## run A
// alu
module alu(OPA, OPB, CIN,INP_VALID, CLK, RST, CMD, CE, MODE, COUT, OFLOW, RES, G, E, L, ERR);
Size: about 1,300 cells after synthesis, about 44 flip-flops, ~49 I/O pins, ~10,000 um2 of cells after synthesis.
Settings: LEC_CHECK=0, CAP_MARGIN=30, CELL_PAD_IN_SITES_DETAIL_PLACEMENT=2, CELL_PAD_IN_SITES_GLOBAL_PLACEMENT=1, CORE_ASPECT_RATIO=0.76, CORE_MARGIN=8, CORE_UTILIZATION=37, CTS_CLUSTER_DIAMETER=384, CTS_CLUSTER_SIZE=93, GPL_ROUTABILITY_DRIVEN=0, HOLD_SLACK_MARGIN=-0.03, SETUP_SLACK_MARGIN=-0.62, SLEW_MARGIN=20; clock period 8.0 ns.
run.sh (not shown) runs the stock make flow with config.mk's settings and CLKGATE_MAP_FILE=.
### run A -> run B
Settings: CORE_MARGIN now 2, was 8; SETUP_SLACK_MARGIN no longer set, was -0.62; CORE_ASPECT_RATIO now 0.5, was 0.76; CTS_CLUSTER_DIAMETER now 394, was 384; CELL_PAD_IN_SITES_DETAIL_PLACEMENT no longer set, was 2; CAP_MARGIN now 20, was 30; CELL_PAD_IN_SITES_GLOBAL_PLACEMENT no longer set, was 1; TNS_END_PERCENT now 25, previously not set; HOLD_SLACK_MARGIN no longer set, was -0.03; CORE_UTILIZATION now 59, was 37; GPL_ROUTABILITY_DRIVEN no longer set, was 0; CTS_CLUSTER_SIZE now 100, was 93.
Notes after the runs:
[diff] total via count after detailed routing, run B relative to run A: regression. Compared with run A, run B shows a higher worst setup slack. Floorplan die width (higher): run A. Going from run A to run B, the switching component of the power was found to have gone up by 0.81%. Diff run A and run B: die area lower in run B. Run A → run B: first-pass GRT wire length went down by 8500 um; fraction of power consumed by combinational cells went up by 0.2 points; per-cell routed wire length went down by 2.0 um; maximum clock rate went up by about 0.3%; count of final hold-check violations was more or less identical.
Changes in run C relative to run B:
Settings: swapping 59 for 40 in CORE_UTILIZATION; putting SETUP_SLACK_MARGIN at 1.0 where nothing was set; putting MAX_ROUTING_LAYER at met4 where nothing was set; clearing CTS_CLUSTER_DIAMETER, which used to be 394; swapping 100 for 98 in CTS_CLUSTER_SIZE; clearing TNS_END_PERCENT, which used to be 25; clearing CORE_ASPECT_RATIO, which used to be 0.5.
### Flow results
In summary, run C completed successfully, with a layout that passed the timing, design-rule and antenna checks.
Compared with run B, in run C period utilization went down 7.4 points; worst setup slack after layout saw an increase; global-route wire length before repair has decreased.
Going from run B to run C, via-per-instance ratio down 11%; share of cell area taken by flip-flops and latches comparable.
Going from run B to run C, net total in the final layout now smaller, total power draw dropped 4.5%.
Run C ended with more cell area than run B.
Looking only at total wirelength of the detailed-routed design, and setting everything else aside, the higher value of run C and run B goes to run B.
Setup TNS after final layout: run C vs run B identical
For overall chip area, dividing the value from run C by the value from run B gives 1.5.
What run D does differently from run C at the input level:
Settings: changing CTS_CLUSTER_SIZE from 98 to 99; setting CTS_CLUSTER_DIAMETER to 392 for the first time; setting HOLD_SLACK_MARGIN to -0.09 for the first time; setting TNS_END_PERCENT to 65 for the first time; changing CORE_UTILIZATION from 40 to 56; removing MAX_ROUTING_LAYER (formerly met4); changing SETUP_SLACK_MARGIN from 1.0 to -0.75; setting CORE_ASPECT_RATIO to 0.5 for the first time.
==> results <==
Changes observed in run D relative to run C: count of instances resized after the clock tree is built down 24, total power up 4.8%, post-layout minimum cycle time up 0.69 ns.
Diff run C..run D | area fraction in full adders, half adders and majority gates | unchanged
NOTE detailed-routed wire length on met3 run C->run D increased by more than half
Run D vs run C, total wire length went up by 5.6%.


Starting RTL as in the previous note.
Settings: LEC_CHECK=0, ABC_AREA=1, CAP_MARGIN=20, CELL_PAD_IN_SITES_GLOBAL_PLACEMENT=2, CORE_MARGIN=2, CORE_UTILIZATION=40, CTS_CLUSTER_SIZE=60, HOLD_SLACK_MARGIN=0.2, MAX_ROUTING_LAYER=met4, SETUP_SLACK_MARGIN=0.72, SLEW_MARGIN=20, TNS_END_PERCENT=55; clock period 8.0 ns.
Next try:
ABC_AREA = unset   (was 1)
CELL_PAD_IN_SITES_DETAIL_PLACEMENT = 2   (was unset)
CELL_PAD_IN_SITES_GLOBAL_PLACEMENT = 1   (was 2)
CORE_MARGIN = 8   (was 2)
CORE_UTILIZATION = 37   (was 40)
CTS_CLUSTER_DIAMETER = 384   (was unset)
CTS_CLUSTER_SIZE = unset   (was 60)
GPL_ROUTABILITY_DRIVEN = 0   (was unset)
HOLD_SLACK_MARGIN = -0.03   (was 0.2)
MAX_ROUTING_LAYER = unset   (was met4)
SETUP_SLACK_MARGIN = unset   (was 0.72)
TNS_END_PERCENT = unset   (was 55)
- The changed run produced a clean layout
- global-route usage is lower by 4.9 points
- worst setup slack loses 420 ps
- count of clock-buffer cells in the layout stays the same
- core utilization is lower by 3.5 points
- register-to-register slack gains 40 ps
- non-clock buffer count is higher by 16
- sequential cell count stays the same
Next try:
CELL_PAD_IN_SITES_DETAIL_PLACEMENT = unset   (was 2)
CELL_PAD_IN_SITES_GLOBAL_PLACEMENT = unset   (was 1)
CORE_ASPECT_RATIO = 1.89   (was unset)
CORE_MARGIN = 2   (was 8)
CORE_UTILIZATION = 58   (was 37)
CTS_CLUSTER_DIAMETER = 394   (was 384)
CTS_CLUSTER_SIZE = 100   (was unset)
GPL_ROUTABILITY_DRIVEN = unset   (was 0)
HOLD_SLACK_MARGIN = unset   (was -0.03)
TNS_END_PERCENT = 15   (was unset)
Total power went down by 4.2%.
Cell area came out lower by 1.4%.
Count of clock-buffer cells in the layout rises by 1.
Synthesized area is unchanged.
Worst setup slack gets better by 310 ps.
Hold slack stays flat.
Core utilization went up by 23 points.
Next try:
CORE_ASPECT_RATIO = unset   (was 1.89)
CORE_UTILIZATION = 40   (was 58)
CTS_CLUSTER_DIAMETER = unset   (was 394)
CTS_CLUSTER_SIZE = unset   (was 100)
TNS_END_PERCENT = unset   (was 15)
Design area rises slightly.
Die size climbs by well over a third.
Synthesized area is unchanged.
Core utilization is lower by 20 points.
Count of clock-buffer cells in the layout climbs by 1.
Via count decreases by a few percent.
Power shrinks slightly.
Sequential cell count stays the same.
Clock skew hardly moves.
Wire length came out lower by a few percent.
Next try:
ABC_AREA = 1   (was unset)
CELL_PAD_IN_SITES_GLOBAL_PLACEMENT = 2   (was unset)
CORE_MARGIN = 8   (was 2)
CTS_CLUSTER_SIZE = 60   (was unset)
GPL_TIMING_DRIVEN = 0   (was unset)
HOLD_SLACK_MARGIN = 0.2   (was unset)
MAX_ROUTING_LAYER = met4   (was unset)
MIN_ROUTING_LAYER = met2   (was unset)
SETUP_SLACK_MARGIN = 0.72   (was unset)
TNS_END_PERCENT = 55   (was unset)
Effect: Synthesized area is higher by 3.7%; sequential power stays flat; setup slack improves by 170 ps; wire length goes up by 35%; clock skew hardly moves; clock-buffer cell count drops by 1.
Next try:
ABC_AREA = unset   (was 1)
CELL_PAD_IN_SITES_GLOBAL_PLACEMENT = unset   (was 2)
CORE_MARGIN = 2   (was 8)
CORE_UTILIZATION = 56   (was 40)
CTS_CLUSTER_DIAMETER = 392   (was unset)
CTS_CLUSTER_SIZE = 99   (was 60)
GPL_TIMING_DRIVEN = unset   (was 0)
HOLD_SLACK_MARGIN = -0.09   (was 0.2)
MAX_ROUTING_LAYER = unset   (was met4)
MIN_ROUTING_LAYER = unset   (was met2)
SETUP_SLACK_MARGIN = 0.74   (was 0.72)
TNS_END_PERCENT = 15   (was 55)
Outcome:
- The new run completed with no timing, DRC or antenna violations
- worst setup slack improves by 98 ps
- final area came out lower by a few percent
- power came out lower by a few percent
- final cell count decreases by a quarter to a third
- critical path depth decreases by 3
- global-route usage fell by 12 points
- wire length decreases by a quarter to a third
- core utilization came out higher by 18 points
- hold slack gains 3.3 ps
- clock-buffer cell count stays the same
Power figures rest on the tool's default switching activity, not on a simulated workload.
